// dot_product
module dot_product (
	input ap_clk,
	input ap_rst,
	output [16-1:0]  	memory_Addr_A,
	output 						memory_EN_A,
	output 						memory_WEN_A,
	output [32-1:0]	memory_Din_A,
	input  [32-1:0] 	memory_Dout_A,
	output [16-1:0]  	memory_Addr_B,
	output 						memory_EN_B,
	output 						memory_WEN_B,
	output [32-1:0]	memory_Din_B,
	input  [32-1:0] 	memory_Dout_B,
	input 						fifo_in_empty_n,
	input  [(3+2+16)-1:0]	fifo_in_dout,
	output 						fifo_in_read,
	input 						fifo_out_full_n,
	output 						fifo_out_write,
	output [(3+2+16)-1:0]	fifo_out_din
);
Size: ~2400 cells after synthesis, roughly 120 flip-flops.
clock: 9.51 ns
lec_check: 0
cap_margin: 20
core_aspect_ratio: 0.5
core_margin: 2
core_utilization: 62
cts_cluster_diameter: 232
cts_cluster_size: 98
place_density: 0.41
slew_margin: 20
run.sh (not shown) runs the stock make flow with config.mk's settings and CLKGATE_MAP_FILE=.
The baseline finished clean.
Change:
- ABC_AREA: default -> 1
- CORE_ASPECT_RATIO: 0.5 -> 0.52
- CORE_UTILIZATION: 62 -> 57
- CTS_CLUSTER_DIAMETER: 232 -> 56
- CTS_CLUSTER_SIZE: 98 -> 100
- GPL_ROUTABILITY_DRIVEN: default -> 0
- GPL_TIMING_DRIVEN: default -> 1
- MIN_ROUTING_LAYER: default -> met2
- PLACE_DENSITY: 0.41 -> default
- PLACE_DENSITY_LB_ADDON: default -> 0.21
- SLEW_MARGIN: 20 -> 5
- TNS_END_PERCENT: default -> 40
What happened:
- With this change the flow ended with an error in 5_1_grt
- area after synthesis rises by 5.8%
- synthesized cell count rises by about 28%
- die area rises by 15%
Change:
- ABC_AREA: 1 -> default
- CORE_ASPECT_RATIO: 0.52 -> default
- CTS_CLUSTER_DIAMETER: 56 -> default
- CTS_CLUSTER_SIZE: 100 -> default
- GPL_ROUTABILITY_DRIVEN: 0 -> default
- GPL_TIMING_DRIVEN: 1 -> default
- MIN_ROUTING_LAYER: met2 -> default
- PLACE_DENSITY_LB_ADDON: 0.21 -> default
- SETUP_SLACK_MARGIN: default -> 1.5
- SLEW_MARGIN: 5 -> 20
- TNS_END_PERCENT: 40 -> default
- clock period: 9.51 -> 5.98 ns (I/O delays scaled with it)
=>
- The new run completed and failed the layout checks on negative setup slack
- synthesized cell count goes down by 22%
- die area goes down by 5.6%
- synthesized area goes down by 5.5%
Change:
- ABC_AREA: default -> 1
- CORE_ASPECT_RATIO: default -> 1.07
- CORE_UTILIZATION: 57 -> 40
- HOLD_SLACK_MARGIN: default -> 0.04
- SETUP_SLACK_MARGIN: 1.5 -> default
- clock period: 5.98 -> 8.0 ns (I/O delays scaled with it)
The new run went through all stages and came out clean; final cell count went up by 26%; core utilization drops by 24 points; worst hold slack loses 0.026 ns; sequential cell count does not change; die size came out higher by 50%; critical path depth falls by 4; via count increases by 10%; worst setup slack is better by 1.6 ns; first-iteration DRC count rose by 8.4%; global-route usage shrinks by 11 points; register-to-register slack gains 2.2 ns.
Change:
- CAP_MARGIN: 20 -> 35
- CORE_ASPECT_RATIO: 1.07 -> default
- CORE_MARGIN: 2 -> 9
- CORE_UTILIZATION: 40 -> 49
- CTS_CLUSTER_DIAMETER: default -> 235
- CTS_CLUSTER_SIZE: default -> 98
- HOLD_SLACK_MARGIN: 0.04 -> 0.05
- PLACE_DENSITY: default -> 0.8
- SETUP_SLACK_MARGIN: default -> -0.72
- SLEW_MARGIN: 20 -> 5
- TNS_END_PERCENT: default -> 5
Result: The changed run ran to the end with violations: negative setup slack; fmax fell by 2.8%; final area decreases by 3.9%; clock-buffer cell count climbs by 2; global-route usage grows by 0.30 points; wire length went down by about 7%; clock skew hardly moves.
Change:
- CAP_MARGIN: 35 -> 20
- CORE_ASPECT_RATIO: default -> 1.07
- CORE_MARGIN: 9 -> 2
- CORE_UTILIZATION: 49 -> 55
- CTS_CLUSTER_DIAMETER: 235 -> default
- CTS_CLUSTER_SIZE: 98 -> default
- HOLD_SLACK_MARGIN: 0.05 -> default
- MIN_ROUTING_LAYER: default -> met1
- PLACE_DENSITY: 0.8 -> default
- PLACE_DENSITY_LB_ADDON: default -> 0.04
- SETUP_SLACK_MARGIN: -0.72 -> default
- SLEW_MARGIN: 5 -> 20
- TNS_END_PERCENT: 5 -> 90
With this change the flow completed with no timing, DRC or antenna violations.
Via count is about the same.
Area after synthesis does not change.
Clock-buffer cell count is unchanged.
Cell area grows by 1.7%.
Critical path depth shrinks by 5.
Global-route usage went up by 7.9 points.


dot_product again, from the RTL that the note above started with.
==> flow/config.mk <==
export PLATFORM = sky130hd
export DESIGN_NAME = dot_product
export DESIGN_NICKNAME = dot_product
export VERILOG_FILES = /design/flow/design.v
export SDC_FILE = /design/flow/constraint.sdc
export NUM_CORES = 4
export LEC_CHECK = 0
export ABC_AREA = 1
export CAP_MARGIN = 20
export CELL_PAD_IN_SITES_DETAIL_PLACEMENT = 2
export CELL_PAD_IN_SITES_GLOBAL_PLACEMENT = 2
export CORE_ASPECT_RATIO = 1.19
export CORE_MARGIN = 9
export CORE_UTILIZATION = 52
export CTS_CLUSTER_DIAMETER = 125
export GPL_ROUTABILITY_DRIVEN = 0
export HOLD_SLACK_MARGIN = 0.04
export MAX_ROUTING_LAYER = met4
export PLACE_DENSITY_LB_ADDON = 0.28
export SETUP_SLACK_MARGIN = 0.63
export SLEW_MARGIN = 5
export TNS_END_PERCENT = 15
==> flow/constraint.sdc <==
create_clock -name core_clock -period 4.72 [get_ports {ap_clk}]
set_input_delay 0.9440 -clock core_clock [delete_from_list [all_inputs] [get_ports {ap_clk}]]
set_output_delay 0.9440 -clock core_clock [all_outputs]
set_load 0.01 [all_outputs]
The starting point never finished: it broke off in global placement on FLW-0024.
==> next run, changes <==
Settings changed: ABC_AREA 1 to unset, CELL_PAD_IN_SITES_DETAIL_PLACEMENT 2 to unset, CELL_PAD_IN_SITES_GLOBAL_PLACEMENT 2 to unset, CORE_ASPECT_RATIO 1.19 to unset, CORE_MARGIN 9 to 2, CORE_UTILIZATION 52 to 60, CTS_CLUSTER_DIAMETER 125 to 388, GPL_ROUTABILITY_DRIVEN 0 to unset, HOLD_SLACK_MARGIN 0.04 to unset, MAX_ROUTING_LAYER met4 to unset, PLACE_DENSITY_LB_ADDON 0.28 to unset, SETUP_SLACK_MARGIN 0.63 to unset, SLEW_MARGIN 5 to 20, TNS_END_PERCENT 15 to unset.
Clock period 4.72 ns to 6.0 ns, I/O delays scaled along.
After rerunning:
- Now the flow reached the layout checks and failed them: negative setup slack
- die area goes down by 28%
- synthesized area came out lower by about 5.5%
- synthesized cell count came out lower by about 22%
==> next run, changes <==
Settings changed: CORE_ASPECT_RATIO set to 0.5, CORE_UTILIZATION 60 to 62, CTS_CLUSTER_DIAMETER 388 to unset, PLACE_DENSITY set to 0.69.
Clock period 6.0 ns to 9.51 ns, I/O delays scaled along.
The changed run completed without violations.
Cell count came out lower by about 7%.
Global-route usage went down by 3.7 points.
Synthesized cell count stays the same.
Die area decreases by 2.9%.
Area after synthesis stays the same.
Cell area drops by about 12%.
Clock-buffer cell count increases by 1.
First-iteration DRC count goes down by about 7%.
Setup slack is better by 2000 ps.
==> next run, changes <==
Settings changed: ABC_AREA set to 1, CORE_ASPECT_RATIO 0.5 to 0.72, CORE_UTILIZATION 62 to 57, CTS_CLUSTER_DIAMETER set to 56, CTS_CLUSTER_SIZE set to 100, GPL_ROUTABILITY_DRIVEN set to 0, GPL_TIMING_DRIVEN set to 0, MIN_ROUTING_LAYER set to met1, PLACE_DENSITY 0.69 to unset, PLACE_DENSITY_LB_ADDON set to 0.21, SETUP_SLACK_MARGIN set to 1.92, SLEW_MARGIN 20 to 5, TNS_END_PERCENT set to 35.
Setup slack gets better by 930 ps.
Fmax grows by 12%.
Via count grows by 29%.
Wire length grows by 28%.
Global-route usage grows by 3.1 points.
Non-clock buffer count grows by 182.
Clock skew barely changes.
==> next run, changes <==
Settings changed: CORE_ASPECT_RATIO 0.72 to unset, CORE_MARGIN 2 to 9, CORE_UTILIZATION 57 to 52, CTS_CLUSTER_DIAMETER 56 to unset, CTS_CLUSTER_SIZE 100 to unset, GPL_TIMING_DRIVEN 0 to unset, MIN_ROUTING_LAYER met1 to unset, PLACE_DENSITY_LB_ADDON 0.21 to unset, SETUP_SLACK_MARGIN 1.92 to unset, SLEW_MARGIN 5 to 20, TNS_END_PERCENT 35 to unset.
Clock period 9.51 ns to 8.0 ns, I/O delays scaled along.
Worst setup slack is worse by 1400 ps.
Sequential cell count does not change.
Clock-buffer cell count fell by 3.
Core utilization falls by 6.4 points.
Via count drops by a few percent.
Synthesized cell count does not change.
